File: run.sh
#!/bin/bash
# the make line also repeats each setting of config.mk as NAME=value (left out here)
make -C /OpenROAD-flow-scripts/flow DESIGN_CONFIG=/design/flow/config.mk WORK_HOME=/design/flow/orfs CLKGATE_MAP_FILE= finish
File: config.mk
export PLATFORM = sky130hd
export DESIGN_NAME = cordic_rot_top
export DESIGN_NICKNAME = cordic_rot_top
export VERILOG_FILES = /design/flow/design.v
export SDC_FILE = /design/flow/constraint.sdc
export NUM_CORES = 4
export LEC_CHECK = 0
export CAP_MARGIN = 20
export CORE_MARGIN = 2
export CORE_UTILIZATION = 66
export SETUP_SLACK_MARGIN = 1.36
export SLEW_MARGIN = 20
File: constraint.sdc
create_clock -name core_clock -period 5.84 [get_ports {clk}]
set_input_delay 1.1680 -clock core_clock [delete_from_list [all_inputs] [get_ports {clk}]]
set_output_delay 1.1680 -clock core_clock [all_outputs]
set_load 0.01 [all_outputs]
File: design.v
package cordic_pkg;
    localparam int XY_W = 16;
    localparam int ANGLE_W = 32;
    localparam int MAX_ITER = 32;  
    localparam logic signed [31:0] ANG_PI = 32'sh8000_0000;
    localparam logic signed [31:0] ANG_PI_2 = 32'sh4000_0000;
    localparam logic signed [15:0] KINV_Q15 = 16'sd19898;  
    localparam int KINV_SHIFT = 15;
    localparam real PI = 3.14159265358979323846;
    function automatic logic signed [MAX_ITER-1:0] atan_lut(input int unsigned idx);
        case (idx)
          0: atan_lut = 32'sh2000_0000;
          1: atan_lut = 32'sh12E4_051D;
          2: atan_lut = 32'sh09FB_385B;
          3: atan_lut = 32'sh0511_11D4;
          4: atan_lut = 32'sh028B_0D43;
          5: atan_lut = 32'sh0145_77E1;
          6: atan_lut = 32'sh00A2_EC1E;
          7: atan_lut = 32'sh0051_F155;
          8: atan_lut = 32'sh0028_F953;
          9: atan_lut = 32'sh0014_7E6E;
          10: atan_lut = 32'sh000A_7CC8;
          11: atan_lut = 32'sh0005_3E64;
          12: atan_lut = 32'sh0002_9F32;
          13: atan_lut = 32'sh0001_4F99;
          14: atan_lut = 32'sh0000_A7CC;
          15: atan_lut = 32'sh0000_53E6;
          default: atan_lut = 32'sd0;
        endcase
    endfunction
endpackage
module cordic_stage #(
    parameter int XYI = 19,
    parameter int ANGLE_W = 32,
    parameter int I = 0,
    parameter logic MODE = 1'b0  
)(
    input logic clk,
    input logic rst_n,
    input logic ce,
    input logic signed [XYI:0] x_in,
    input logic signed [XYI:0] y_in,
    input logic signed [ANGLE_W-1:0] z_in,
    output logic signed [XYI:0] x_out,
    output logic signed [XYI:0] y_out,
    output logic signed [ANGLE_W-1:0] z_out
);
    typedef enum logic {MODE_ROT = 1'b0, MODE_VEC = 1'b1} cordic_mode_e;
    logic signed [XYI:0] x_shr;
    logic signed [XYI:0] y_shr;
    logic signed [ANGLE_W-1:0] atan_i;
    logic dir;
    always_comb begin
        x_shr = x_in >>> I;
        y_shr = y_in >>> I;
        atan_i = $signed(cordic_pkg::atan_lut(I));
        dir = (MODE == MODE_ROT) ? z_in[ANGLE_W-1] : y_in[XYI];
    end
    always_ff @(posedge clk or negedge rst_n) begin
        if (!rst_n) begin
            x_out <= '0;
            y_out <= '0;
            z_out <= '0;
        end else if (ce) begin
            if (MODE == MODE_ROT) begin
                x_out <= dir ? (x_in + y_shr) : (x_in - y_shr);
                y_out <= dir ? (y_in - x_shr) : (y_in + x_shr);
                z_out <= dir ? (z_in + atan_i) : (z_in - atan_i);
            end else begin
                x_out <= dir ? (x_in - y_shr) : (x_in + y_shr);
                y_out <= dir ? (y_in + x_shr) : (y_in - x_shr);
                z_out <= dir ? (z_in - atan_i) : (z_in + atan_i);
            end
        end
      end
endmodule
module cordic_preproc #(
  parameter int XY_W = 16,
  parameter int XYI = 19,
  parameter int ANGLE_W = 32
)(
  input logic clk,
  input logic rst_n,
  input logic ce,
  input logic load,
  input logic signed [XY_W-1:0] x_in,
  input logic signed [XY_W-1:0] y_in,
  input logic [ANGLE_W-1:0] angle_in,
  output logic signed [XYI:0] x0,
  output logic signed [XYI:0] y0,
  output logic signed [ANGLE_W-1:0] z0
);
  logic signed [ANGLE_W-1:0] ang_s;
  logic [1:0] quadrant;
  logic signed [XYI:0] x_ext, y_ext;
  always_comb begin
    ang_s = $signed(angle_in);
    quadrant = ang_s[ANGLE_W-1 -: 2];
    x_ext = {{(XYI-XY_W+1){x_in[XY_W-1]}}, x_in};
    y_ext = {{(XYI-XY_W+1){y_in[XY_W-1]}}, y_in};
  end
  always_ff @(posedge clk or negedge rst_n) begin
    if (!rst_n) begin
      x0 <= '0;
      y0 <= '0;
      z0 <= '0;
    end else if (ce) begin
      if (load) begin
        unique case (quadrant)
          2'b00, 2'b11: begin
            x0 <= x_ext;
            y0 <= y_ext;
            z0 <= ang_s;
          end
          2'b01: begin
            x0 <= -y_ext;
            y0 <= x_ext;
            z0 <= ang_s - $signed(cordic_pkg::ANG_PI_2);
          end
          2'b10: begin
            x0 <= y_ext;
            y0 <= -x_ext;
            z0 <= ang_s + $signed(cordic_pkg::ANG_PI_2);
          end
        endcase
      end
    end
  end
endmodule
module cordic_rotator #(
    parameter int XY_W = 16,
    parameter int ANGLE_W = 32,
    parameter int ITER = 16,
    parameter int GUARD = 3,
    parameter int GAIN_COMP = 0
)(
    input logic clk,
    input logic rst_n,
    input logic in_valid,
    output logic in_ready,
    input logic signed [XY_W-1:0] x_start,
    input logic signed [XY_W-1:0] y_start,
    input logic signed [ANGLE_W-1:0] angle,
    output logic out_valid,
    input logic out_ready,
    output logic signed [XY_W-1:0] cosine,
    output logic signed [XY_W-1:0] sine
);
    logic stall;
    logic accept;
    assign stall = out_valid && !out_ready;
    assign in_ready = !stall;
    assign accept = in_valid && in_ready;
    logic [ITER:0] vld;
    always_ff @(posedge clk or negedge rst_n) begin
        if (!rst_n) begin
            vld <= '0;
        end else if (!stall) begin
            vld <= {vld[ITER-1:0], accept};
        end
    end
    assign out_valid = vld[ITER];
    localparam int XYI = XY_W + GUARD;
    logic signed [XYI:0] x0;
    logic signed [XYI:0] y0;
    logic signed [ANGLE_W-1:0] z0;
    cordic_preproc #(
        .XY_W(XY_W),
        .XYI(XYI),
        .ANGLE_W(ANGLE_W)
    ) u_preproc (
        .clk(clk),
        .rst_n(rst_n),
        .ce(!stall),
        .load(accept),
        .x_in(x_start),
        .y_in(y_start),
        .angle_in(angle),
        .x0(x0),
        .y0(y0),
        .z0(z0)
    );
    logic signed [XYI:0] x_pipe [0:ITER];
    logic signed [XYI:0] y_pipe [0:ITER];
    logic signed [ANGLE_W-1:0] z_pipe [0:ITER];
    assign x_pipe[0] = x0;
    assign y_pipe[0] = y0;
    assign z_pipe[0] = z0;
    genvar i;
    generate
        for (i = 0; i < ITER; i++) begin : STG
            cordic_stage #(
                .XYI(XYI),
                .ANGLE_W(ANGLE_W),
                .I(i),
                .MODE(1'b0) 
            ) u_stage (
                .clk(clk),
                .rst_n(rst_n),
                .ce(!stall),
                .x_in(x_pipe[i]),
                .y_in(y_pipe[i]),
                .z_in(z_pipe[i]),
                .x_out(x_pipe[i+1]),
                .y_out(y_pipe[i+1]),
                .z_out(z_pipe[i+1])
            );
         end
    endgenerate
    logic signed [XYI:0] cos_raw, sin_raw;
    assign cos_raw = x_pipe[ITER];
    assign sin_raw = y_pipe[ITER];
    localparam int MULT_W = (XYI+1) + 16;
    logic signed [MULT_W-1:0] cos_prod, sin_prod;
    logic signed [XYI:0] cos_sc, sin_sc;
    always_comb begin
        cos_prod = $signed(cos_raw) * $signed(cordic_pkg::KINV_Q15);
        sin_prod = $signed(sin_raw) * $signed(cordic_pkg::KINV_Q15);
        cos_sc = $signed(cos_prod >>> cordic_pkg::KINV_SHIFT);
        sin_sc = $signed(sin_prod >>> cordic_pkg::KINV_SHIFT);
    end
    logic signed [XYI:0] cos_sel, sin_sel;
    always_comb begin
      if (GAIN_COMP) begin
        cos_sel = cos_sc;
        sin_sel = sin_sc;
      end else begin
        cos_sel = cos_raw;
        sin_sel = sin_raw;
      end
    end
    assign cosine = cos_sel[XY_W-1:0];
    assign sine = sin_sel[XY_W-1:0];
endmodule
module cordic_rot_top (
    input logic clk,
    input logic rst_n,
    input logic in_valid,
    output logic in_ready,
    input logic signed [15:0] x_start,
    input logic signed [15:0] y_start,
    input logic signed [31:0] angle,
    output logic out_valid,
    input logic out_ready,
    output logic signed [15:0] cosine,
    output logic signed [15:0] sine
);
    cordic_rotator #(
        .XY_W(16),
        .ANGLE_W(32),
        .ITER(16),
        .GUARD(3),
        .GAIN_COMP(1)
    ) u_rot (
        .clk(clk),
        .rst_n(rst_n),
        .in_valid(in_valid),
        .in_ready(in_ready),
        .x_start(x_start),
        .y_start(y_start),
        .angle(angle),
        .out_valid(out_valid),
        .out_ready(out_ready),
        .cosine(cosine),
        .sine(sine)
    );
endmodule
==> results of run 1 <==
final cells by class:
class,count,area share [%]
sequential,1175,24.95
clock inverter,63,0.7839
antenna,2,0.004237
multi-input combinational,10306,62.48
tap,2160,2.288
timing repair inverter,1,0.004237
timing repair buffer,484,3.485
inverter,823,2.638
clock buffer,186,3.369
timing repair:
item	4_1_cts	5_1_grt
cloned	0	1
pin swaps	45	50
buffers inserted	24	33
endpoints found under the setup margin	64	101
gates resized	190	178
hold endpoints to repair	0	0
routing by layer:
metal,share of wire (%),GRT usage [%],vias to the layer above,routed length (µm)
met3,7.2,5.904,612,21190
met1,43,47.57,45345,126600
met4,3.1,10.59,16,9143
met2,46,57.27,2906,135400
li1,-,-,44954,-
met5,0.039,0,-,115
through the flow:
stage,utilization (%),instances,setup TNS [ns]
final,73.73,15200,-49.32
after detailed placement,69.80,14891,-32.66
after global placement,69.80,14891,-29.48
after floorplan,-,12675,-6.455
after global routing,73.72,15198,-56.00
after CTS,73.06,15164,-48.38
==> run_results.csv, run 1 <==
group,metric,value,unit
yosys,topCellsByArea,"dfrtp_1, ha_1, a21oi_1",
clocking,ctsHoldBuffers,0,
critical_path,r2r-start,"u_rot.STG[1].u_stage.z_out[31]",
critical_path,crit_end,"cosine[15]",
finish,final_area,118100,µm²
sta,grt_setup_unrepaired,"true",
yosys,synthArstFlopShare,100.0,%
yosys,syn_nets,14361,
yosys,synthXorXnorAreaFrac,10.04,%
clocking,insertion_delay,0.82,ns
yosys,adder_share,20.86,%
finish,nets,14617,
critical_path,rrSetupSlack,1.42,ns
detailed_routing,first_pass_iters,17,
yosys,synthCells,12675,
sta,finalClockPeriodUsage,134.1,%
finish,logic_area,73800,µm²
finish,nFillCells,12161,
global_route,grt_max_degree,207,
sta,max-slew-margin-rel,19.46,%
finish,area.sequential,29460,µm²
clocking,cts.path.max_buffers,3,
critical_path,rr_worst_depth,11,
sta,setup-violations-final,32,
critical_path,crit_start,"u_rot.STG[15].u_stage.x_out[10]",
detailed_routing,viasPerCell,6.173,
yosys,ys_area,106200,µm²
detailed_routing,drc,0,
sta,whs,0.4077,ns
critical_path,cp-end-kind,"primary output",
yosys,synth.most_common_cell,"a21oi_1",
global_route,grt_use_total,35.01,%
place,place_hpwl,223200,µm
floorplan,coreArea,160200,µm²
sta,period_needed,7.834,ns
clocking,htree_num_levels,4,
detailed_routing,drt_iter0_drc,7968,
critical_path,worst-path-stages,25,
yosys,ys_seq_elements,1175,
critical_path,start_kind,"flip-flop",
place,io_buffers,101,
sta,slew_violations,0,
global_route,grt_pass1_vias,91204,
min_path,hold_path_class,"input port to asynchronous set/reset pin",
yosys,top_area_cell,"dfrtp_1",
clocking,clkTransAtPathRegs,0.07,ns
yosys,edf_count,0,
sta,finalHoldViolCount,0,
floorplan,die_h,405.2,µm
detailed_routing,vias,93833,
critical_path,cp.arrival,6.67,ns
critical_path,cp_common_cell,"fa_1",
sta,skew,0.04901,ns
critical_path,cp_top_family,"adder cells",
detailed_routing,wl,292500,µm
floorplan,die_w,405.2,µm
sta,fmax,127.6,MHz
yosys,ys_sh_mux,0.7831,%
place,gp_congestion,0.9965,
global_route,grt_pass1_wl,470400,µm
run,cap_violations,0,
yosys,simple_gate_share,15.55,%
critical_path,critPathBufInv,7,
run,warning_count,132,
yosys,syn_area_per_cell,8.382,µm²
yosys,syn_area,106200,µm²
clocking,cts_sinks,1175,
place,pre_cts_ws,-1.581,ns
run_status,status,"complete, but fails checks",
yosys,flop_cell,"dfrtp_1",
floorplan,die_area,164200,µm²
floorplan,pin_count,102,
sta,fin_ws,-1.994,ns
yosys,yosys.stat.seqShare,27.67,%
floorplan,fp_util,66.32,%
yosys,topCombFamilyByArea,"AND-OR/OR-AND gates",
yosys,ys_cells,12675,
clocking,cts_tree,"yes",
run_status,violations,"setup timing",
global_route,grt_antenna_before_repair,10,
yosys,aoi_share,20.87,%
yosys,yosys_warnings,24,
finish,area_growth,11.17,%
critical_path,cp.required,4.67,ns
critical_path,r2r_end,"u_rot.STG[2].u_stage.z_out[30]",
critical_path,critPathKind,"flip-flop to primary output",
sta,tightest_slew,1.201,ns
clocking,cts_buffers,140,
critical_path,cp_max_fo,4,
yosys,common_cells,"a21oi_1, ha_1, nand2_1",
critical_path,slowest_delay,0.52,ns
place,place_area,111800,µm²
global_route,grt-ovfl-total,0,
floorplan,rows,147,
detailed_routing,post_drt_wl_per_cell,19.24,µm
clocking,cts_root_buf,"clkbuf_16",
yosys,top_cell_area_share,27.67,%
critical_path,cp_slowest_cell,"fa_1",
detailed_routing,ant_nets,0,
yosys,synth.distinct_cells,90,
==> inputs of run 2 (changes only) <==
CORE_UTILIZATION = 40   (was 66)
SETUP_SLACK_MARGIN = unset   (was 1.36)
clock period = 7.4 ns   (was 5.84 ns; I/O delays follow)
==> run_results.csv, run 2 <==
group,metric,value,unit
yosys,ys_sh_mux,0.7831,%
global_route,grt_antenna_before_repair,9,
yosys,top_area_cell,"dfrtp_1",
critical_path,cp_top_family,"adder cells",
critical_path,slowest_delay,0.53,ns
detailed_routing,wl,271000,µm
critical_path,cp.arrival,6.43,ns
finish,final_util,44.86,%
global_route,grt_pass1_wl,448900,µm
detailed_routing,drt_iter0_drc,4272,
detailed_routing,ant_nets,0,
sta,period_needed,7.908,ns
sta,whs,0.4542,ns
yosys,ys_cells,12675,
clocking,htree_num_levels,4,
clocking,cts_root_buf,"clkbuf_16",
floorplan,die_h,519.4,µm
detailed_routing,drc,0,
sta,setup-violations-final,19,
yosys,common_cells,"a21oi_1, ha_1, nand2_1",
floorplan,coreArea,264600,µm²
sta,finalClockPeriodUsage,106.9,%
yosys,topCombFamilyByArea,"AND-OR/OR-AND gates",
sta,fmax,126.5,MHz
yosys,ys_area,106200,µm²
yosys,simple_gate_share,15.55,%
detailed_routing,top_layer,"met4",
yosys,syn_nets,14361,
sta,tns,-5.888,ns
detailed_routing,viasPerCell,5.277,
critical_path,cp_slowest_cell,"fa_1",
detailed_routing,vias,87178,
critical_path,r2r_end,"u_rot.STG[1].u_stage.y_out[18]",
detailed_routing,m1WireLength,125600,µm
yosys,synthCells,12675,
yosys,syn_area,106200,µm²
yosys,ys_seq_elements,1175,
critical_path,cp_max_fo,4,
detailed_routing,dr_wl_met2,131300,µm
clocking,clkTransAtPathRegs,0.06,ns
sta,slew_violations,0,
min_path,hold_depth,2,
place,gp_congestion,0.8801,
critical_path,critPathKind,"flip-flop to primary output",
place,io_buffers,101,
critical_path,rr_worst_depth,16,
yosys,flop_cell,"dfrtp_1",
global_route,grt-ovfl-total,0,
place,pre_cts_ws,-0.6405,ns
floorplan,fp_util,40.15,%
clocking,cts.path.max_buffers,3,
run_status,status,"complete, but fails checks",
floorplan,pin_count,102,
detailed_routing,post_drt_wl_per_cell,16.40,µm
min_path,min_from,"u_rot.u_preproc.z0[0]",
min_path,hold_path_class,"flip-flop to flip-flop",
critical_path,worst-path-stages,25,
yosys,synth.most_common_cell,"a21oi_1",
global_route,grt_use_total,19.95,%
sta,max-slew-margin-rel,23.96,%
yosys,syn_area_per_cell,8.382,µm²
yosys,yosys.stat.seqShare,27.67,%
global_route,grt_max_degree,196,
critical_path,crit_start,"u_rot.STG[15].u_stage.y_out[7]",
yosys,synthArstFlopShare,100.0,%
floorplan,rows,189,
sta,finalHoldViolCount,0,
run,warning_count,117,
critical_path,rrSetupSlack,2.64,ns
critical_path,cp.required,5.92,ns
floorplan,die_w,519.4,µm
yosys,synth.distinct_cells,90,
sta,fin_ws,-0.5081,ns
run_status,violations,"setup timing",
critical_path,cp-end-kind,"primary output",
finish,nFillCells,26346,
clocking,cts_buffers,150,
min_path,hold_end,"u_rot.STG[0].u_stage.z_out[0]",
critical_path,start_kind,"flip-flop",
sta,tightest_slew,1.126,ns
sta,grt_setup_unrepaired,"true",
run,cap_violations,0,
yosys,yosys_warnings,24,
critical_path,critPathBufInv,6,
clocking,cts_tree,"yes",
yosys,adder_share,20.86,%
sta,skew,0.05092,ns
yosys,edf_count,0,
critical_path,crit_end,"sine[15]",
clocking,insertion_delay,0.82,ns
floorplan,die_area,269800,µm²
yosys,top_cell_area_share,27.67,%
global_route,grt_pass1_vias,85856,
detailed_routing,first_pass_iters,7,
detailed_routing,route.met3.wl,7329,µm
place,place_hpwl,210600,µm
yosys,synthXorXnorAreaFrac,10.04,%
finish,nets,14542,
clocking,cts_sinks,1175,
yosys,aoi_share,20.87,%
critical_path,cp_common_cell,"fa_1",
critical_path,r2r-start,"u_rot.STG[0].u_stage.x_out[4]",
yosys,topCellsByArea,"dfrtp_1, ha_1, a21oi_1",
finish,area_growth,11.73,%
## run 2: final cells by class
class                   count  area, µm²  share of cell area [%]
clock buffers             218       4349                   3.664
inverters                 823       3097                   2.609
diodes                      8      20.02                 0.01686
flip-flops and latches   1175      29420                   24.79
multi-input cells       10306      73070                   61.56
well taps                3533       4420                   3.724
repair buffers            400       3390                   2.855
clock inverters            58      937.1                  0.7895
## run 2: per-stage QoR
stage          instances  instance area [µm²]
6_report           16521               118700
3_5_place_dp       16207               112500
4_1_cts            16503               118300
2_1_floorplan      12675               106200
3_3_place_gp       16207               112500
5_1_grt            16521               118700
## run 2: what timing repair did
action / CTS / global route
gates resized: 200 / 94
endpoints found under the setup margin: 32 / 31
pin swaps: 67 / 66
buffers inserted: 21 / 12
hold buffers: 0 / 0
## run 2: routing by layer
layer,track usage (%),vias up
met1,26.12,40773
met4,5.200,0
met2,35.00,1109
met5,0,-
met3,1.944,379
li1,-,44917
==> inputs of run 3 (changes only) <==
CORE_UTILIZATION = 61   (was 40)
clock period = 5.63 ns   (was 7.4 ns; I/O delays follow)
==> run_results.csv, run 3 <==
group,metric,value,unit
finish,nets,14592,
critical_path,worst-path-stages,24,
yosys,synthArstFlopShare,100.0,%
floorplan,pin_count,102,
detailed_routing,drt_iter0_drc,6987,
yosys,ys_cells,12675,
yosys,syn_nets,14361,
yosys,top_area_cell,"dfrtp_1",
finish,final_cells,15351,
yosys,ys_seq_elements,1175,
floorplan,coreArea,173400,µm²
min_path,hold_path_class,"input port to asynchronous set/reset pin",
global_route,grt_pass1_wl,467900,µm
clocking,cts_sinks,1175,
detailed_routing,vias,91557,
clocking,cts_root_buf,"clkbuf_16",
place,pre_cts_ws,-1.562,ns
floorplan,die_w,421.3,µm
clocking,cts_buffers,143,
yosys,yosys.stat.seqShare,27.67,%
critical_path,rr_worst_depth,14,
yosys,syn_area_per_cell,8.382,µm²
critical_path,cp_common_cell,"fa_1",
sta,fin_ws,-2.008,ns
floorplan,rows,153,
critical_path,cp.required,4.50,ns
yosys,yosys_warnings,24,
run_status,status,"complete, but fails checks",
place,gp_congestion,0.9507,
global_route,grt_pass1_vias,89881,
run,warning_count,138,
critical_path,rrSetupSlack,0.62,ns
critical_path,cp_max_fo,4,
yosys,adder_share,20.86,%
critical_path,critPathKind,"flip-flop to primary output",
yosys,synth.most_common_cell,"a21oi_1",
critical_path,path_cells,"buf_12, ha_4, xor2_1, ha_1, fa_1, fa_1, fa_1, inv_1, fa_1, inv_2, ha_4, buf_4, a221oi_2, o31a_1, a21oi_2, o21ai_2, a21boi_2, nand2_2, a31oi_4, a211o_1, buf_4, a21oi_4, xnor2_2, buf_2",
yosys,common_cells,"a21oi_1, ha_1, nand2_1",
detailed_routing,ant_nets,0,
critical_path,r2r_end,"u_rot.STG[7].u_stage.x_out[19]",
critical_path,start_kind,"flip-flop",
sta,setup-violations-final,32,
sta,tightest_slew,1.146,ns
critical_path,critPathBufInv,6,
critical_path,crit_start,"u_rot.STG[15].u_stage.y_out[8]",
detailed_routing,drc,0,
sta,finalClockPeriodUsage,135.7,%
sta,slew_violations,0,
yosys,synthCells,12675,
critical_path,cp_slowest_cell,"fa_1",
yosys,synth.distinct_cells,90,
finish,nFillCells,14375,
clocking,cts_tree,"yes",
sta,max-slew-margin-rel,22.81,%
sta,fmax,130.9,MHz
yosys,top_cell_area_share,27.67,%
global_route,grt_antenna_before_repair,5,
sta,finalHoldViolCount,0,
yosys,simple_gate_share,15.55,%
sta,period_needed,7.638,ns
yosys,flop_cell,"dfrtp_1",
critical_path,cp_top_family,"adder cells",
yosys,ys_area,106200,µm²
critical_path,cp.arrival,6.51,ns
place,io_buffers,101,
global_route,grt_use_total,31.98,%
critical_path,slowest_delay,0.54,ns
clocking,cts.path.max_buffers,3,
clocking,htree_num_levels,4,
sta,grt_setup_unrepaired,"true",
sta,tns,-50.49,ns
clocking,ctsHoldBuffers,0,
finish,area_growth,10.75,%
detailed_routing,post_drt_wl_per_cell,18.72,µm
detailed_routing,first_pass_iters,8,
yosys,aoi_share,20.87,%
critical_path,crit_end,"sine[15]",
sta,skew,0.03229,ns
global_route,grt_max_degree,211,
critical_path,cp-end-kind,"primary output",
yosys,topCombFamilyByArea,"AND-OR/OR-AND gates",
yosys,topCellsByArea,"dfrtp_1, ha_1, a21oi_1",
clocking,insertion_delay,0.82,ns
critical_path,r2r-start,"u_rot.STG[6].u_stage.z_out[31]",
floorplan,die_h,421.3,µm
floorplan,die_area,177500,µm²
yosys,syn_area,106200,µm²
clocking,clkTransAtPathRegs,0.06,ns
detailed_routing,wl,287400,µm
yosys,ys_sh_mux,0.7831,%
place,place_hpwl,223100,µm
run_status,violations,"setup timing",
yosys,synthXorXnorAreaFrac,10.04,%
global_route,grt-ovfl-total,0,
yosys,edf_count,0,
floorplan,fp_util,61.26,%
run,cap_violations,0,
place,dpl.cell_count,15057,
detailed_routing,viasPerCell,5.964,
-- run 3: layer usage --
layer | up-vias | part of all wire, % | GRT usage [%]
met2 | 2097 | 46 | 52.62
met4 | 8 | 2.5 | 8.453
met5 | - | 0.021 | 0
met1 | 44069 | 46 | 44.32
met3 | 429 | 5.5 | 4.333
li1 | 44954 | - | -
-- run 3: stage by stage --
| stage | instance area (µm²) | hold slack, ns | util [%] |
|---|---|---|---|
| after global routing | 117700 | 0.3875 | 67.84 |
| after floorplan | 106800 | 0.4300 | - |
| final | 117700 | 0.3322 | 67.85 |
| after detailed placement | 112000 | 0.4555 | 64.58 |
| after CTS | 117300 | 0.3419 | 67.62 |
| after global placement | 112000 | 0.4508 | 64.58 |
-- run 3: final cells by class --
class                   count  area [µm²]  share of cell area [%]
well taps                2325        2909                   2.472
multi-input cells       10306       73290                   62.28
clock buffers             187        4078                   3.465
repair buffers            457        3854                   3.275
diodes                      3       7.507                0.006380
inverters                 823        3097                   2.632
clock inverters            75        1007                  0.8559
flip-flops and latches   1175       29430                   25.01
-- run 3: what timing repair did --
item,CTS,global route
pin swaps,49,75
buffers inserted,21,20
cloned,0,0
resized,181,68
setup endpoints to repair,32,32
==> inputs of run 4 (changes only) <==
CORE_UTILIZATION = 54   (was 61)
clock period = 7.17 ns   (was 5.63 ns; I/O delays follow)
==> run_results.csv, run 4 <==
group,metric,value,unit
detailed_routing,drc,0,
yosys,synthXorXnorAreaFrac,10.04,%
finish,nFillCells,17575,
yosys,topCombFamilyByArea,"AND-OR/OR-AND gates",
floorplan,coreArea,195200,µm²
critical_path,crit_end,"sine[15]",
floorplan,die_w,447.6,µm
min_path,hold_depth,2,
critical_path,start_kind,"flip-flop",
sta,slew_violations,0,
yosys,topCellsByArea,"dfrtp_1, ha_1, a21oi_1",
floorplan,pin_count,102,
yosys,top_area_cell,"dfrtp_1",
critical_path,cp-end-kind,"primary output",
sta,grt_setup_unrepaired,"true",
run,cap_violations,0,
yosys,synthArstFlopShare,100.0,%
sta,finalClockPeriodUsage,110.5,%
critical_path,cp_max_fo,5,
sta,setup-violations-final,27,
min_path,hold_end,"u_rot.STG[8].u_stage.z_out[20]",
sta,period_needed,7.925,ns
critical_path,slowest_delay,0.54,ns
clocking,cts_tree,"yes",
clocking,cts_root_buf,"clkbuf_16",
place,place_hpwl,229000,µm
yosys,ys_sh_mux,0.7831,%
critical_path,r2r-start,"u_rot.STG[3].u_stage.z_out[31]",
finish,area_growth,10.46,%
global_route,grt-ovfl-total,0,
sta,whs,0.4637,ns
critical_path,crit_start,"u_rot.STG[15].u_stage.y_out[7]",
clocking,cts.path.max_buffers,3,
yosys,edf_count,0,
floorplan,rows,162,
sta,tightest_slew,1.157,ns
clocking,cts_sinks,1175,
global_route,grt_antenna_before_repair,4,
yosys,simple_gate_share,15.55,%
yosys,syn_area_per_cell,8.382,µm²
detailed_routing,wl,294600,µm
global_route,grt_use_total,29.30,%
min_path,min_from,"u_rot.STG[8].u_stage.z_out[20]",
clocking,cts_buffers,149,
yosys,ys_seq_elements,1175,
yosys,synth.most_common_cell,"a21oi_1",
detailed_routing,viasPerCell,5.808,
place,pre_cts_ws,-0.9791,ns
critical_path,cp.required,5.74,ns
clocking,insertion_delay,0.82,ns
global_route,grt_pass1_wl,476000,µm
clocking,ctsHoldBuffers,0,
sta,fmax,126.2,MHz
global_route,grt_pass1_vias,88571,
sta,finalHoldViolCount,0,
run,warning_count,126,
place,io_buffers,101,
floorplan,fp_util,54.43,%
detailed_routing,first_pass_iters,7,
detailed_routing,drt_iter0_drc,6426,
place,gp_congestion,0.9383,
critical_path,rr_worst_depth,14,
yosys,flop_cell,"dfrtp_1",
critical_path,critPathBufInv,6,
yosys,syn_area,106200,µm²
run_status,status,"complete, but fails checks",
sta,skew,0.03030,ns
critical_path,rrSetupSlack,2.11,ns
yosys,common_cells,"a21oi_1, ha_1, nand2_1",
sta,max-slew-margin-rel,22.38,%
detailed_routing,post_drt_wl_per_cell,18.87,µm
yosys,yosys.stat.seqShare,27.67,%
critical_path,critPathKind,"flip-flop to primary output",
yosys,yosys_warnings,24,
clocking,htree_num_levels,4,
min_path,hold_path_class,"flip-flop to flip-flop",
yosys,aoi_share,20.87,%
yosys,synthCells,12675,
detailed_routing,ant_nets,0,
floorplan,die_h,447.6,µm
yosys,top_cell_area_share,27.67,%
critical_path,worst-path-stages,25,
yosys,ys_cells,12675,
floorplan,die_area,200300,µm²
critical_path,cp_slowest_cell,"fa_1",
yosys,ys_area,106200,µm²
clocking,clkTransAtPathRegs,0.05,ns
critical_path,cp_top_family,"adder cells",
critical_path,cp.arrival,6.49,ns
critical_path,r2r_end,"u_rot.STG[4].u_stage.x_out[18]",
global_route,grt_max_degree,217,
sta,fin_ws,-0.7552,ns
yosys,syn_nets,14361,
finish,nets,14555,
yosys,adder_share,20.86,%
run_status,violations,"setup timing",
yosys,synth.distinct_cells,90,
detailed_routing,vias,90693,
## run 4: final cells by class
cell class                      count  area, µm²  area share [%]
Clock buffer                      199       4156           3.542
Clock inverter                     72      930.9          0.7932
Antenna cell                        1      2.502        0.002132
Multi-Input combinational cell  10306      72970           62.18
Timing Repair Buffer              414       3497           2.980
Tap cell                         2624       3283           2.797
Sequential cell                  1175      29420           25.07
Inverter                          823       3097           2.639
## run 4: repair_timing
action                     4_1_cts  5_1_grt
pin swaps                       79       41
setup endpoints to repair       32       32
resized                        239       50
buffers inserted                32       12
gates cloned                     0        0
## run 4: per-stage QoR
step	cell area, µm²	cells	setup TNS, ns	utilization (%)
6_report	117400	15614	-11.90	60.13
5_1_grt	117400	15613	-19.80	60.13
3_5_place_dp	111500	15307	-11.29	57.10
4_1_cts	117200	15607	-13.54	60.02
3_3_place_gp	111500	15307	-11.49	57.10
2_1_floorplan	106300	12675	0	-
## run 4: metal layers
| metal | vias to the layer above | share of wire (%) | global-route usage (%) |
|---|---|---|---|
| li1 | 44886 | - | - |
| met1 | 43515 | 47 | 41.47 |
| met2 | 1913 | 45 | 47.34 |
| met3 | 375 | 5.2 | 3.966 |
| met4 | 4 | 2.3 | 6.912 |
| met5 | - | 0.0092 | 0 |
==> inputs of run 5 (changes only) <==
CAP_MARGIN = 15   (was 20)
CORE_UTILIZATION = 72   (was 54)
CTS_CLUSTER_DIAMETER = 154   (was unset)
HOLD_SLACK_MARGIN = -0.09   (was unset)
SETUP_SLACK_MARGIN = -0.42   (was unset)
clock period = 5.59 ns   (was 7.17 ns; I/O delays follow)
==> run_results.csv, run 5 <==
group,metric,value,unit
clocking,cts_root_buf,"clkbuf_16",
yosys,ys_area,106200,µm²
sta,fmax,129.7,MHz
yosys,ys_sh_mux,0.7831,%
place,gp_congestion,1.003,
clocking,htree_num_levels,4,
detailed_routing,drt_iter0_drc,9177,
sta,max-slew-margin-rel,23.19,%
critical_path,start_kind,"flip-flop",
yosys,topCellsByArea,"dfrtp_1, ha_1, a21oi_1",
global_route,grt_pass1_wl,479700,µm
critical_path,cp_top_family,"adder cells",
clocking,cts.path.max_buffers,3,
critical_path,critPathBufInv,5,
clocking,insertion_delay,0.82,ns
yosys,synthCells,12675,
yosys,top_cell_area_share,27.67,%
yosys,synthXorXnorAreaFrac,10.04,%
critical_path,r2r_end,"u_rot.STG[7].u_stage.y_out[18]",
floorplan,die_h,388.1,µm
yosys,syn_nets,14361,
clocking,cts_buffers,138,
yosys,synth.distinct_cells,90,
sta,tightest_slew,1.151,ns
yosys,ys_cells,12675,
sta,fin_ws,-2.118,ns
sta,period_needed,7.708,ns
critical_path,path_cells,"buf_4, buf_4, ha_1, fa_1, ha_1, ha_1, inv_1, fa_1, inv_1, fa_1, ha_4, a211o_1, a311oi_2, o31a_1, a21oi_4, o21ai_2, a21boi_2, nand2_2, a31oi_4, a211o_1, a21oi_2, xnor2_2, buf_2",
yosys,flop_cell,"dfrtp_1",
yosys,yosys_warnings,24,
floorplan,die_area,150700,µm²
critical_path,cp-end-kind,"primary output",
critical_path,crit_start,"u_rot.STG[15].u_stage.y_out[7]",
sta,finalHoldViolCount,0,
global_route,grt_max_degree,194,
min_path,hold_path_class,"input port to asynchronous set/reset pin",
yosys,simple_gate_share,15.55,%
floorplan,rows,140,
sta,slew_violations,0,
yosys,syn_area_per_cell,8.382,µm²
yosys,top_area_cell,"dfrtp_1",
floorplan,die_w,388.1,µm
sta,finalClockPeriodUsage,137.9,%
critical_path,crit_end,"sine[15]",
finish,nets,14586,
run,warning_count,122,
detailed_routing,post_drt_wl_per_cell,19.71,µm
critical_path,worst-path-stages,23,
detailed_routing,insertedDiodeCount,0,
global_route,grt_use_total,38.61,%
critical_path,rrSetupSlack,0.57,ns
global_route,grt-ovfl-total,0,
clocking,clkTransAtPathRegs,0.06,ns
clocking,cts_tree,"yes",
critical_path,slowest_delay,0.55,ns
sta,skew,0.04597,ns
yosys,edf_count,0,
critical_path,r2r-start,"u_rot.STG[6].u_stage.z_out[31]",
yosys,syn_area,106200,µm²
place,place_hpwl,221900,µm
finish,area_growth,10.12,%
global_route,grt_pass1_vias,93904,
detailed_routing,vias,95031,
run,cap_violations,0,
detailed_routing,first_pass_iters,6,
sta,whs,0.3036,ns
detailed_routing,ant_nets,0,
critical_path,cp.arrival,6.59,ns
run_status,status,"complete, but fails checks",
floorplan,fp_util,72.73,%
critical_path,cp_slowest_cell,"fa_1",
critical_path,cp_max_fo,7,
yosys,yosys.stat.seqShare,27.67,%
yosys,adder_share,20.86,%
sta,tns,-52.57,ns
clocking,cts_sinks,1175,
yosys,ys_seq_elements,1175,
clocking,ctsHoldBuffers,0,
place,io_buffers,101,
global_route,grt_antenna_before_repair,6,
yosys,synthArstFlopShare,100.0,%
critical_path,critPathKind,"flip-flop to primary output",
detailed_routing,drc,0,
yosys,aoi_share,20.87,%
detailed_routing,viasPerCell,6.367,
yosys,topCombFamilyByArea,"AND-OR/OR-AND gates",
yosys,synth.most_common_cell,"a21oi_1",
floorplan,pin_count,102,
sta,setup-violations-final,32,
critical_path,cp.required,4.47,ns
yosys,common_cells,"a21oi_1, ha_1, nand2_1",
detailed_routing,wl,294200,µm
sta,grt_setup_unrepaired,"true",
floorplan,coreArea,146100,µm²
critical_path,rr_worst_depth,14,
run_status,violations,"setup timing",
## run 5: cell type report
cell class                 instances  area (µm²)
timing repair buffer             456        3817
clock inverter                    58        1071
inverter                         823        3097
fill                            9721       29090
clock buffer                     191        3923
sequential                      1175       29430
tap                             1917        2399
multi-input combinational      10306       73260
## run 5: layer usage
metal  GRT usage, %  part of all wire [%]  vias to the layer above
li1               -                     -                    44897
met3          6.545                   8.1                      694
met2          64.42                    47                     3667
met1          50.71                    41                    45761
met5              0                 0.025                        -
met4          13.72                   3.7                       12
## run 5: metrics by stage
stage	utilization (%)	instance area, µm²	setup slack, ns	std cells
3_5_place_dp	76.25	111400	-1.693	14644
6_report	80.09	117000	-2.118	14926
4_1_cts	79.76	116500	-2.076	14908
5_1_grt	80.09	117000	-2.309	14926
2_1_floorplan	-	106700	-0.7970	12675
3_3_place_gp	76.25	111400	-1.639	14644
## run 5: repair_timing
item | 4_1_cts | 5_1_grt
gates resized | 173 | 70
buffers inserted | 15 | 23
pin swaps | 62 | 74
setup endpoints to repair | 32 | 32
endpoints found under the hold margin | 0 | 0
==> inputs of run 6 (changes only) <==
CAP_MARGIN = 20   (was 15)
CELL_PAD_IN_SITES_DETAIL_PLACEMENT = 1   (was unset)
CELL_PAD_IN_SITES_GLOBAL_PLACEMENT = 1   (was unset)
CORE_ASPECT_RATIO = 1.67   (was unset)
CORE_UTILIZATION = 57   (was 72)
CTS_CLUSTER_DIAMETER = unset   (was 154)
CTS_CLUSTER_SIZE = 26   (was unset)
GPL_TIMING_DRIVEN = 1   (was unset)
HOLD_SLACK_MARGIN = 0.02   (was -0.09)
PLACE_DENSITY = 0.89   (was unset)
SETUP_SLACK_MARGIN = 0.46   (was -0.42)
SLEW_MARGIN = 25   (was 20)
TNS_END_PERCENT = 75   (was unset)
clock period = 4.65 ns   (was 5.59 ns; I/O delays follow)
==> run_results.csv, run 6 <==
group,metric,value,unit
critical_path,cp-end-kind,"primary output",
sta,period_needed,7.878,ns
sta,skew,0.05537,ns
run,cap_violations,0,
detailed_routing,drt_iter0_drc,6128,
critical_path,critPathKind,"flip-flop to primary output",
detailed_routing,wl,411400,µm
critical_path,cp_common_cell,"fa_1",
sta,tightest_slew,1.197,ns
finish,final_area,121400,µm²
yosys,ys_sh_mux,0.7831,%
yosys,yosys.stat.seqShare,27.67,%
critical_path,crit_start,"u_rot.STG[15].u_stage.x_out[15]",
global_route,grt_pass1_wl,611100,µm
sta,setup-violations-final,32,
critical_path,cp_slowest_cell,"fa_1",
global_route,grt_antenna_before_repair,14,
floorplan,die_area,190000,µm²
critical_path,rr_worst_depth,17,
yosys,flop_cell,"dfrtp_1",
place,gp_congestion,0.9929,
run_status,violations,"setup timing",
critical_path,slowest_delay,0.64,ns
clocking,cts.path.max_buffers,3,
clocking,ctsHoldBuffers,0,
yosys,syn_area,106200,µm²
sta,fmax,126.9,MHz
min_path,hold_path_class,"input port to asynchronous set/reset pin",
place,pre_cts_ws,-2.689,ns
sta,whs,0.1518,ns
place,place_area,113700,µm²
finish,nets,14838,
clocking,cts_sinks,1175,
yosys,topCombFamilyByArea,"AND-OR/OR-AND gates",
yosys,syn_area_per_cell,8.382,µm²
critical_path,cp_max_fo,4,
yosys,ys_seq_elements,1175,
yosys,synth.most_common_cell,"a21oi_1",
yosys,edf_count,0,
critical_path,cp.required,3.72,ns
detailed_routing,vias,102160,
global_route,grt-ovfl-total,0,
sta,grt_setup_unrepaired,"true",
sta,max-slew-margin-rel,19.96,%
run,warning_count,115,
critical_path,r2r_end,"u_rot.STG[3].u_stage.x_out[18]",
place,place_hpwl,291300,µm
global_route,grt_max_degree,212,
floorplan,fp_util,57.41,%
yosys,ys_area,106200,µm²
yosys,top_cell_area_share,27.67,%
sta,finalHoldViolCount,0,
floorplan,rows,204,
yosys,synthCells,12675,
floorplan,die_w,338.1,µm
detailed_routing,drc,0,
yosys,ys_cells,12675,
yosys,simple_gate_share,15.55,%
clocking,insertion_delay,0.80,ns
critical_path,critPathBufInv,8,
floorplan,die_h,561.9,µm
detailed_routing,viasPerCell,6.493,
critical_path,path_cells,"buf_4, ha_1, inv_1, fa_1, inv_1, fa_1, fa_1, fa_1, inv_1, fa_1, inv_1, ha_4, nor2b_1, o21ai_0, nand2b_1, o41ai_2, buf_4, o211ai_1, buf_4, o21a_1, nor2_2, xnor2_1, buf_2",
yosys,top_area_cell,"dfrtp_1",
yosys,adder_share,20.86,%
critical_path,cp_top_family,"adder cells",
yosys,topCellsByArea,"dfrtp_1, ha_1, a21oi_1",
sta,slew_violations,0,
critical_path,start_kind,"flip-flop",
critical_path,r2r-start,"u_rot.STG[2].u_stage.y_out[3]",
floorplan,coreArea,185100,µm²
critical_path,cp.arrival,6.95,ns
critical_path,crit_end,"cosine[13]",
place,io_buffers,101,
detailed_routing,first_pass_iters,5,
critical_path,worst-path-stages,23,
floorplan,pin_count,102,
yosys,synth.distinct_cells,90,
clocking,cts_root_buf,"clkbuf_16",
finish,area_growth,14.23,%
global_route,grt_pass1_vias,112051,
finish,final_util,65.58,%
sta,finalClockPeriodUsage,169.4,%
global_route,grt_use_total,40.88,%
clocking,htree_num_levels,3,
run_status,status,"complete, but fails checks",
yosys,common_cells,"a21oi_1, ha_1, nand2_1",
yosys,yosys_warnings,24,
yosys,syn_nets,14361,
clocking,clkTransAtPathRegs,0.07,ns
detailed_routing,ant_nets,0,
yosys,synthXorXnorAreaFrac,10.04,%
sta,fin_ws,-3.228,ns
clocking,cts_tree,"yes",
sta,tns,-86.93,ns
critical_path,rrSetupSlack,0.12,ns
yosys,synthArstFlopShare,100.0,%
clocking,cts_buffers,119,
yosys,aoi_share,20.87,%
detailed_routing,post_drt_wl_per_cell,26.15,µm
## run 6: area by class of cell
type                            instances  area, µm²
Clock inverter                         55      745.7
Inverter                              823       3126
Tap cell                             2472       3093
Antenna cell                            7      17.52
Fill cell                           21524      63690
Multi-Input combinational cell      10306      75190
Timing Repair Buffer                  727       6222
Clock buffer                          170       3471
Sequential cell                      1175      29500
## run 6: timing repair
item / in CTS / in global routing
pin swaps: 68 / 118
buffers inserted: 40 / 82
setup endpoints to repair: 131 / 180
gates resized: 343 / 402
## run 6: stage by stage
step / cells
floorplan: 12675
global placement: 15381
detailed placement: 15381
CTS: 15646
global route: 15730
finish: 15735
## run 6: metal layers
layer | global-route usage (%) | share of wire [%]
met1 | 35.62 | 31
met5 | 0 | 0.014
met4 | 40.64 | 12
met3 | 6.836 | 4.8
met2 | 76.39 | 52
==> inputs of run 7 (changes only) <==
ABC_AREA = 1   (was unset)
CELL_PAD_IN_SITES_DETAIL_PLACEMENT = unset   (was 1)
CELL_PAD_IN_SITES_GLOBAL_PLACEMENT = unset   (was 1)
CORE_ASPECT_RATIO = 2.0   (was 1.67)
CORE_UTILIZATION = 40   (was 57)
CTS_CLUSTER_DIAMETER = 68   (was unset)
CTS_CLUSTER_SIZE = unset   (was 26)
GPL_ROUTABILITY_DRIVEN = 0   (was unset)
GPL_TIMING_DRIVEN = 0   (was 1)
HOLD_SLACK_MARGIN = unset   (was 0.02)
MAX_ROUTING_LAYER = met5   (was unset)
PLACE_DENSITY = unset   (was 0.89)
SETUP_SLACK_MARGIN = 2.25   (was 0.46)
SLEW_MARGIN = 30   (was 25)
TNS_END_PERCENT = unset   (was 75)
clock period = 8.5 ns   (was 4.65 ns; I/O delays follow)
==> run_results.csv, run 7 <==
group,metric,value,unit
run_status,status,"timing/DRC/antenna clean",
detailed_routing,first_pass_iters,9,
run,warning_count,125,
critical_path,critPathKind,"flip-flop to primary output",
clocking,cts.path.max_buffers,3,
detailed_routing,drc,0,
clocking,insertion_delay,0.86,ns
run,cap_violations,0,
floorplan,die_w,399.4,µm
sta,finalClockPeriodUsage,89.80,%
clocking,cts_tree,"yes",
sta,slew_violations,0,
critical_path,r2r-start,"u_rot.vld[16]",
critical_path,rrSetupSlack,3.94,ns
place,io_buffers,101,
sta,setup-violations-final,0,
critical_path,cp-end-kind,"primary output",
floorplan,die_h,794.7,µm
detailed_routing,drt_iter0_drc,10473,
yosys,flop_cell,"dfrtp_1",
detailed_routing,vias,134666,
yosys,synth.distinct_cells,65,
critical_path,cp_top_family,"adder cells",
yosys,syn_nets,20443,
detailed_routing,post_drt_wl_per_cell,24.76,µm
critical_path,crit_end,"sine[13]",
sta,max-slew-margin-rel,22.40,%
critical_path,cp_max_fo,5,
sta,tightest_slew,1.164,ns
floorplan,rows,290,
yosys,adder_share,17.73,%
critical_path,start_kind,"flip-flop",
global_route,grt_max_degree,124,
yosys,ys_seq_elements,1175,
yosys,syn_area,125000,µm²
sta,skew,0.04246,ns
yosys,yosys.stat.seqShare,23.51,%
yosys,ys_cells,18757,
yosys,edf_count,0,
critical_path,worst-path-stages,22,
yosys,synthCells,18757,
yosys,ys_sh_mux,0,%
sta,finalHoldViolCount,0,
finish,area_growth,12.01,%
clocking,cts_root_buf,"clkbuf_16",
critical_path,cp.arrival,5.93,ns
sta,fmax,131.0,MHz
yosys,synthXorXnorAreaFrac,5.160,%
floorplan,pin_count,102,
place,place_hpwl,464200,µm
min_path,hold_end,"u_rot.vld[4]",
yosys,simple_gate_share,29.96,%
yosys,topCellsByArea,"dfrtp_1, nand2_1, ha_1",
yosys,ys_area,125000,µm²
yosys,common_cells,"nand2_1, inv_1, nor2_1",
floorplan,fp_util,40.17,%
min_path,hold_depth,2,
yosys,yosys_warnings,24,
critical_path,rr_worst_depth,8,
floorplan,die_area,317400,µm²
detailed_routing,viasPerCell,5.751,
critical_path,slowest_delay,0.58,ns
critical_path,path_cells,"buf_4, ha_4, inv_2, fa_2, inv_1, fa_1, fa_2, fa_1, inv_1, fa_1, inv_2, ha_4, nand2_4, nor2_2, inv_2, buf_4, nor3_2, nand2_1, nand3_1, nand2_1, nand2_2, buf_6",
clocking,cts_sinks,1175,
yosys,synthArstFlopShare,100.0,%
detailed_routing,ant_nets,0,
yosys,synth.most_common_cell,"nand2_1",
sta,period_needed,7.633,ns
critical_path,cp_slowest_cell,"fa_2",
critical_path,crit_start,"u_rot.STG[15].u_stage.y_out[13]",
global_route,grt-ovfl-total,0,
global_route,grt_pass1_wl,837100,µm
clocking,clkTransAtPathRegs,0.07,ns
min_path,min_from,"u_rot.vld[3]",
global_route,grt_antenna_before_repair,73,
critical_path,cp.required,6.80,ns
sta,tns,0,ns
finish,final_util,44.99,%
clocking,cts_buffers,116,
global_route,grt_pass1_vias,132572,
yosys,top_area_cell,"dfrtp_1",
finish,nets,20857,
yosys,top_cell_area_share,23.51,%
clocking,htree_num_levels,3,
critical_path,r2r_end,"u_rot.STG[13].u_stage.z_out[31]",
critical_path,critPathBufInv,8,
yosys,aoi_share,15.09,%
yosys,syn_area_per_cell,6.667,µm²
clocking,ctsHoldBuffers,0,
min_path,hold_path_class,"flip-flop to flip-flop",
yosys,topCombFamilyByArea,"simple AND/OR/NAND/NOR gates",
global_route,grt_use_total,35.87,%
floorplan,coreArea,311300,µm²
sta,grt_setup_unrepaired,"true",
detailed_routing,wl,579900,µm
[run 7: through the flow]
| step | instance area (µm²) | hold WS [ns] | std cells | setup slack (ns) |
|---|---|---|---|---|
| after floorplan | 125600 | 0.4400 | 18757 | 2.236 |
| after global placement | 131800 | 0.4499 | 22946 | -54.17 |
| after detailed placement | 132700 | 0.4622 | 22979 | 1.035 |
| after CTS | 139200 | 0.4724 | 23332 | 0.9812 |
| after global routing | 140000 | 0.4921 | 23378 | 0.7587 |
| final | 140100 | 0.4694 | 23417 | 0.8672 |
[run 7: layer usage]
layer / global-route usage (%) / share of wire (%) / vias to the layer above
li1: - / - / 62523
met4: 40.76 / 14 / 38
met3: 7.764 / 6.5 / 3051
met1: 32.41 / 31 / 62979
met5: 0 / 0.041 / -
met2: 62.06 / 48 / 6075
[run 7: cell type report]
| type | count | area, µm² |
|---|---|---|
| inverters | 2411 | 9052 |
| clock inverters | 77 | 1059 |
| diodes | 56 | 140.1 |
| well taps | 4088 | 5115 |
| flip-flops and latches | 1175 | 29450 |
| multi-input cells | 14826 | 87210 |
| clock buffers | 143 | 3146 |
| fillers | 33047 | 171300 |
| repair buffers | 296 | 3142 |
| plain buffers | 345 | 1745 |
[run 7: repair_timing]
| action | in CTS | in global routing |
|---|---|---|
| setup endpoints to repair | 32 | 32 |
| resized | 493 | 118 |
| endpoints found under the hold margin | 0 | 0 |
| pin swaps | 190 | 137 |
| buffers inserted | 133 | 28 |
==> inputs of run 8 (changes only) <==
ABC_AREA = unset   (was 1)
CELL_PAD_IN_SITES_DETAIL_PLACEMENT = 0   (was unset)
CORE_ASPECT_RATIO = unset   (was 2.0)
CORE_UTILIZATION = 55   (was 40)
CTS_CLUSTER_DIAMETER = unset   (was 68)
GPL_ROUTABILITY_DRIVEN = unset   (was 0)
MAX_ROUTING_LAYER = unset   (was met5)
PLACE_DENSITY_LB_ADDON = 0.23   (was unset)
SETUP_SLACK_MARGIN = unset   (was 2.25)
SLEW_MARGIN = 20   (was 30)
TNS_END_PERCENT = 75   (was unset)
clock period = 4.65 ns   (was 8.5 ns; I/O delays follow)
==> run_results.csv, run 8 <==
group,metric,value,unit
yosys,syn_area,106200,µm²
critical_path,cp.required,3.72,ns
critical_path,r2r-start,"u_rot.STG[13].u_stage.z_out[31]",
run,warning_count,122,
global_route,grt_pass1_vias,93231,
critical_path,cp_common_cell,"fa_1",
critical_path,cp_slowest_cell,"dfrtp_4",
detailed_routing,vias,96162,
global_route,grt-ovfl-total,0,
yosys,ys_cells,12675,
finish,nets,14723,
yosys,edf_count,0,
clocking,insertion_delay,0.83,ns
global_route,grt_use_total,37.56,%
floorplan,pin_count,102,
sta,finalHoldViolCount,0,
finish,nFillCells,16973,
yosys,ys_sh_mux,0.7831,%
detailed_routing,viasPerCell,6.131,
yosys,syn_nets,14361,
critical_path,start_kind,"flip-flop",
place,io_buffers,100,
clocking,clkTransAtPathRegs,0.07,ns
detailed_routing,top_layer,"met5",
critical_path,crit_end,"cosine[15]",
floorplan,die_w,443.5,µm
sta,grt_setup_unrepaired,"true",
detailed_routing,dr_wl_met2,165900,µm
sta,tns,-80.01,ns
yosys,synthCells,12675,
critical_path,rr_worst_depth,11,
floorplan,die_h,443.5,µm
yosys,aoi_share,20.87,%
finish,area_growth,11.36,%
global_route,grt_pass1_wl,564400,µm
yosys,common_cells,"a21oi_1, ha_1, nand2_1",
yosys,topCellsByArea,"dfrtp_1, ha_1, a21oi_1",
critical_path,crit_start,"u_rot.STG[15].u_stage.x_out[9]",
clocking,htree_num_levels,4,
yosys,synthXorXnorAreaFrac,10.04,%
sta,fin_ws,-2.984,ns
yosys,synth.most_common_cell,"a21oi_1",
critical_path,cp.arrival,6.70,ns
sta,slew_violations,0,
global_route,grt_antenna_before_repair,19,
yosys,flop_cell,"dfrtp_1",
min_path,hold_path_class,"flip-flop to flip-flop",
detailed_routing,m1WireLength,155000,µm
sta,skew,0.05653,ns
sta,period_needed,7.634,ns
floorplan,die_area,196700,µm²
detailed_routing,drt_iter0_drc,8988,
clocking,cts_sinks,1175,
yosys,top_cell_area_share,27.67,%
floorplan,coreArea,192200,µm²
sta,max-slew-margin-rel,14.47,%
critical_path,slowest_delay,0.60,ns
detailed_routing,route.met3.wl,28250,µm
min_path,min_from,"u_rot.vld[15]",
yosys,ys_area,106200,µm²
place,gp_congestion,1.012,
clocking,cts.path.max_buffers,3,
detailed_routing,wl,376200,µm
sta,tightest_slew,1.283,ns
clocking,cts_root_buf,"clkbuf_16",
yosys,ys_seq_elements,1175,
critical_path,cp_max_fo,7,
yosys,synthArstFlopShare,100.0,%
run_status,violations,"setup timing",
yosys,syn_area_per_cell,8.382,µm²
critical_path,cp_top_family,"adder cells",
critical_path,path_cells,"ha_4, xor2_1, ha_1, fa_1, fa_1, fa_1, inv_1, fa_1, inv_1, ha_1, a21o_1, a21o_1, a21oi_2, o21ai_2, inv_2, a21oi_4, o41ai_4, o211ai_1, o41ai_2, buf_4, o21ba_4, xnor2_2, buf_2",
min_path,hold_depth,2,
yosys,synth.distinct_cells,90,
critical_path,critPathKind,"flip-flop to primary output",
clocking,cts_tree,"yes",
place,pre_cts_ws,-2.954,ns
yosys,top_area_cell,"dfrtp_1",
critical_path,cp-end-kind,"primary output",
global_route,grt_max_degree,145,
critical_path,worst-path-stages,23,
critical_path,rrSetupSlack,0.07,ns
floorplan,rows,161,
yosys,yosys_warnings,24,
detailed_routing,ant_nets,0,
sta,finalClockPeriodUsage,164.2,%
clocking,cts_buffers,139,
run,cap_violations,0,
critical_path,r2r_end,"u_rot.STG[14].u_stage.y_out[13]",
floorplan,fp_util,55.29,%
min_path,hold_end,"u_rot.vld[15]",
detailed_routing,post_drt_wl_per_cell,23.98,µm
place,place_hpwl,300600,µm
yosys,yosys.stat.seqShare,27.67,%
yosys,topCombFamilyByArea,"AND-OR/OR-AND gates",
detailed_routing,first_pass_iters,6,
sta,setup-violations-final,33,
yosys,simple_gate_share,15.55,%
critical_path,critPathBufInv,5,
detailed_routing,drc,0,
run_status,status,"complete, but fails checks",
sta,fmax,131.0,MHz
yosys,adder_share,20.86,%
[run 8: per-stage QoR]
step,instance area (µm²),instances,hold slack [ns],utilization (%)
floorplan,106700,12675,0.4300,-
global placement,110900,15301,0.4509,57.71
detailed placement,111900,15338,0.4517,58.23
CTS,117500,15638,0.4664,61.13
global route,118300,15677,0.4884,61.56
finish,118300,15685,0.4673,61.57
[run 8: repair_timing]
item	CTS	global route
gates resized	247	166
hold buffers	1	0
endpoints found under the hold margin	63	0
pin swaps	41	50
gates cloned	7	1
setup buffers	50	38
endpoints found under the setup margin	216	99
[run 8: cell type report]
type                       count  area, µm²  share of cell area (%)
buffer                       360       1496                   1.265
antenna                       11      27.53                 0.02326
clock buffer                 181       3826                   3.234
clock inverter                71       1023                  0.8650
inverter                     823       3137                   2.651
timing repair inverter         8      40.04                 0.03384
sequential                  1175      29500                   24.93
multi-input combinational  10306      73520                   62.13
tap                         2526       3161                   2.671
timing repair buffer         224       2591                   2.190
[run 8: layer usage]
| layer | vias up | track usage, % |
|---|---|---|
| met5 | - | 0 |
| met4 | 2 | 22.59 |
| met3 | 848 | 5.705 |
| met2 | 3584 | 58.91 |
| met1 | 46580 | 49.08 |
| li1 | 45148 | - |
==> inputs of run 9 (changes only) <==
ABC_AREA = 1   (was unset)
CELL_PAD_IN_SITES_DETAIL_PLACEMENT = unset   (was 0)
CORE_UTILIZATION = 72   (was 55)
CTS_CLUSTER_SIZE = 14   (was unset)
GPL_TIMING_DRIVEN = unset   (was 0)
PLACE_DENSITY_LB_ADDON = 0.21   (was 0.23)
TNS_END_PERCENT = unset   (was 75)
clock period = 5.74 ns   (was 4.65 ns; I/O delays follow)
==> run_results.csv, run 9 <==
group,metric,value,unit
run_status,status,"complete, but fails checks",
run_status,violations,"setup timing",
critical_path,rrSetupSlack,1.52,ns
run,cap_violations,0,
detailed_routing,vias,132063,
detailed_routing,ant_nets,0,
sta,finalHoldViolCount,0,
global_route,grt_pass1_wl,635600,µm
global_route,grt_max_degree,231,
floorplan,coreArea,172100,µm²
clocking,insertion_delay,0.83,ns
yosys,edf_count,0,
yosys,simple_gate_share,29.96,%
detailed_routing,viasPerCell,6.138,
floorplan,fp_util,72.65,%
yosys,top_area_cell,"dfrtp_1",
detailed_routing,drt_iter0_drc,15447,
global_route,grt_antenna_before_repair,5,
yosys,synthXorXnorAreaFrac,5.160,%
yosys,yosys.stat.seqShare,23.51,%
critical_path,slowest_delay,0.51,ns
floorplan,die_w,420.7,µm
yosys,synthCells,18757,
yosys,synth.most_common_cell,"nand2_1",
place,place_area,130700,µm²
place,dpl.cell_count,21185,
global_route,grt_pass1_vias,124567,
global_route,grt-ovfl-total,0,
critical_path,r2r_end,"u_rot.STG[10].u_stage.x_out[10]",
yosys,synthArstFlopShare,100.0,%
critical_path,worst-path-stages,20,
place,gp_congestion,1.038,
critical_path,start_kind,"flip-flop",
clocking,clkTransAtPathRegs,0.06,ns
yosys,topCombFamilyByArea,"simple AND/OR/NAND/NOR gates",
finish,nets,20780,
critical_path,path_cells,"buf_6, ha_4, buf_4, xor2_1, ha_2, a21oi_2, fa_1, inv_1, fa_2, fa_1, inv_1, fa_1, inv_1, ha_4, nand2_2, nor3_4, nand3_1, o211ai_1, xor2_1, buf_2",
yosys,ys_sh_mux,0,%
yosys,yosys_warnings,24,
sta,grt_setup_unrepaired,"true",
min_path,hold_path_class,"input port to asynchronous set/reset pin",
yosys,ys_seq_elements,1175,
place,pre_cts_ws,-1.001,ns
floorplan,die_area,177000,µm²
clocking,cts_root_buf,"clkbuf_16",
critical_path,cp_max_fo,5,
critical_path,critPathKind,"flip-flop to primary output",
global_route,grt_use_total,43.96,%
detailed_routing,drc,0,
yosys,top_cell_area_share,23.51,%
yosys,topCellsByArea,"dfrtp_1, nand2_1, ha_1",
floorplan,pin_count,102,
detailed_routing,wl,401200,µm
critical_path,cp_top_family,"adder cells",
sta,fin_ws,-1.252,ns
clocking,cts_tree,"yes",
critical_path,r2r-start,"u_rot.STG[9].u_stage.z_out[31]",
yosys,common_cells,"nand2_1, inv_1, nor2_1",
yosys,syn_area_per_cell,6.667,µm²
critical_path,rr_worst_depth,11,
yosys,flop_cell,"dfrtp_1",
critical_path,cp_slowest_cell,"fa_1",
clocking,ctsHoldBuffers,0,
clocking,cts_buffers,139,
sta,finalClockPeriodUsage,121.8,%
sta,fmax,143.0,MHz
sta,tns,-35.48,ns
critical_path,cp.required,4.59,ns
floorplan,die_h,420.7,µm
detailed_routing,post_drt_wl_per_cell,18.65,µm
place,place_hpwl,304900,µm
place,io_buffers,101,
yosys,syn_area,125000,µm²
yosys,ys_cells,18757,
sta,max-slew-margin-rel,26.62,%
critical_path,cp.arrival,5.84,ns
run,warning_count,136,
finish,final_cells,21516,
clocking,htree_num_levels,4,
critical_path,critPathBufInv,6,
finish,area_growth,10.81,%
sta,whs,0.2832,ns
critical_path,crit_start,"u_rot.STG[15].u_stage.x_out[14]",
yosys,aoi_share,15.09,%
clocking,cts.path.max_buffers,3,
yosys,syn_nets,20443,
detailed_routing,first_pass_iters,10,
critical_path,crit_end,"cosine[10]",
yosys,ys_area,125000,µm²
sta,slew_violations,0,
yosys,adder_share,17.73,%
clocking,cts_sinks,1175,
floorplan,rows,152,
critical_path,cp-end-kind,"primary output",
sta,skew,0.03612,ns
finish,final_area,138600,µm²
sta,tightest_slew,1.101,ns
yosys,synth.distinct_cells,65,
sta,period_needed,6.992,ns
sta,setup-violations-final,32,
==> run 9: final cells by class <==
class / instances / area, µm²
Multi-Input combinational cell: 14826 / 87660
Fill cell: 12385 / 33550
Sequential cell: 1175 / 29440
Inverter: 2411 / 9072
Timing Repair Buffer: 541 / 4648
Clock buffer: 174 / 3885
Tap cell: 2310 / 2890
Clock inverter: 78 / 959.7
Antenna cell: 1 / 2.502
==> run 9: metal layers <==
metal	global-route usage [%]	share of wire, %
met3	8.304	11
met4	20.58	5.3
met1	57.89	40
met5	0	0.020
met2	70.03	45
==> run 9: timing repair <==
item | in CTS | in global routing
setup buffers | 50 | 32
setup endpoints to repair | 32 | 32
endpoints found under the hold margin | 0 | 0
pin swaps | 205 | 216
resized | 466 | 267
==> run 9: per-stage QoR <==
step / utilization [%]
6_report: 80.51
5_1_grt: 80.50
4_1_cts: 79.78
3_5_place_dp: 75.95
3_3_place_gp: 75.95
2_1_floorplan: -
